pepper:
// multiplier_logic
module multiplier_logic (
    input  wire        clk,
    input  wire        rst_n,
    input  wire [15:0] a,
    input  wire [15:0] b,
    output reg  [31:0] y
);
Size in the first run: about 2,500 cells after synthesis, about 340 flip-flops, ~66 I/O pins, roughly 0.021 mm^2 of cells after synthesis.
clock: 2.12 ns
lec_check: 0
abc_area: 0
cap_margin: 20
cell_pad_in_sites_detail_placement: 0
core_margin: 2
core_utilization: 72
cts_cluster_diameter: 211
cts_cluster_size: 85
gpl_routability_driven: 0
min_routing_layer: met1
place_density_lb_addon: 0.21
setup_slack_margin: 0.37
slew_margin: 20
tns_end_percent: 45
run.sh (not shown) runs the stock make flow with config.mk's settings and CLKGATE_MAP_FILE=.
pepper did not finish; the tool stopped in clock tree synthesis with error DPL-0038.
Setup changes, pepper to tundra
# pepper
export LEC_CHECK = 0
export ABC_AREA = 0
export CAP_MARGIN = 20
export CELL_PAD_IN_SITES_DETAIL_PLACEMENT = 0
export CORE_MARGIN = 2
export CORE_UTILIZATION = 72
export CTS_CLUSTER_DIAMETER = 211
export CTS_CLUSTER_SIZE = 85
export GPL_ROUTABILITY_DRIVEN = 0
export MIN_ROUTING_LAYER = met1
export PLACE_DENSITY_LB_ADDON = 0.21
export SETUP_SLACK_MARGIN = 0.37
export SLEW_MARGIN = 20
export TNS_END_PERCENT = 45
create_clock -name core_clock -period 2.12 [get_ports {clk}]
# tundra
export LEC_CHECK = 0
export CAP_MARGIN = 20
export CORE_MARGIN = 2
export CORE_UTILIZATION = 65
export SETUP_SLACK_MARGIN = 0.39
export SLEW_MARGIN = 20
create_clock -name core_clock -period 2.69 [get_ports {clk}]
[summary]
tundra went all the way through synthesis, placement and routing and the layout is clean on timing, DRC and antenna.
tundra and pepper ended up with nearly the same synthesized cell area.
For the cell area after placement, tundra came in about 5% lower than pepper did.
Die span in x in tundra is about 5% above pepper.
Comparing pepper against tundra, there is no change at all in number of input and output port buffers inserted.
pepper and tundra ended up with roughly the same synthesized area per cell.
Taking pepper as the reference, in tundra chip footprint went up by about 10%, fraction of synthesis flops using an asynchronous set or reset pin was more or less identical, area of the placeable core went up by about 10%.
Number of cell rows: tundra higher than pepper
The run showing the smaller placed instance count is tundra.
Setup changes, tundra to lagoon
# tundra
export LEC_CHECK = 0
export CAP_MARGIN = 20
export CORE_MARGIN = 2
export CORE_UTILIZATION = 65
export SETUP_SLACK_MARGIN = 0.39
export SLEW_MARGIN = 20
create_clock -name core_clock -period 2.69 [get_ports {clk}]
# lagoon
export LEC_CHECK = 0
export ABC_AREA = 0
export CAP_MARGIN = 15
export CORE_MARGIN = 2
export CORE_UTILIZATION = 70
export CTS_CLUSTER_DIAMETER = 275
export CTS_CLUSTER_SIZE = 39
export HOLD_SLACK_MARGIN = -0.07
export SETUP_SLACK_MARGIN = 0.25
export SLEW_MARGIN = 20
create_clock -name core_clock -period 2.15 [get_ports {clk}]
### Flow results
The flow ended early for lagoon: it failed with a tool error in clock tree synthesis. Compared with tundra, in lagoon synthesized flop and latch total comparable, cell area after synthesis comparable. Routability congestion estimate: lagoon vs tundra up about 4%. On lagoon: core box area is 6.6% lower than what tundra gave. Compared with tundra, lagoon shows a pre-CTS setup slack that is 440 ps lower. Of tundra and lagoon, the higher number of instances in the placed design belongs to lagoon.


multiplier_logic again, from the RTL that the note above started with.
clock: 3.66 ns
lec_check: 0
abc_area: 0
cap_margin: 20
cell_pad_in_sites_detail_placement: 0
core_aspect_ratio: 0.54
core_margin: 5
core_utilization: 40
gpl_routability_driven: 0
gpl_timing_driven: 0
max_routing_layer: met4
setup_slack_margin: 0.26
slew_margin: 15
tns_end_percent: 45
The first run ran to the end with no violations.
Edit:
- ABC_AREA: 0 -> not set
- CELL_PAD_IN_SITES_DETAIL_PLACEMENT: 0 -> not set
- CORE_ASPECT_RATIO: 0.54 -> not set
- CORE_MARGIN: 5 -> 2
- CORE_UTILIZATION: 40 -> 70
- CTS_CLUSTER_SIZE: not set -> 77
- GPL_ROUTABILITY_DRIVEN: 0 -> not set
- GPL_TIMING_DRIVEN: 0 -> not set
- MAX_ROUTING_LAYER: met4 -> not set
- PLACE_DENSITY_LB_ADDON: not set -> 0.0
- SETUP_SLACK_MARGIN: 0.26 -> 0.54
- SLEW_MARGIN: 15 -> 20
- TNS_END_PERCENT: 45 -> not set
- clock period: 3.66 -> 1.89 ns (I/O delays scaled with it)
After rerunning: The new run stopped in 4_1_cts with DPL-0038; die size is lower by 45%; area after synthesis stays the same; synthesized cell count stays the same.
Edit:
- CORE_UTILIZATION: 70 -> 40
- CTS_CLUSTER_SIZE: 77 -> not set
- PLACE_DENSITY_LB_ADDON: 0.0 -> not set
- SETUP_SLACK_MARGIN: 0.54 -> not set
- clock period: 1.89 -> 4.5 ns (I/O delays scaled with it)
What happened:
- With this change the flow went through all stages and came out clean
- area after synthesis does not change
- die size went up by 73%
- synthesized cell count is unchanged
Edit:
- CORE_UTILIZATION: 40 -> 39
- clock period: 4.5 -> 3.82 ns (I/O delays scaled with it)
Result: The changed run passed the timing, DRC and antenna checks. Critical path depth climbs by 1. Worst setup slack loses 0.48 ns. Routed wire length goes up by 4.0%. Area after synthesis does not change. Count of clock-buffer cells in the layout drops by 4. Global-route usage barely changes. Sequential cell count does not change.
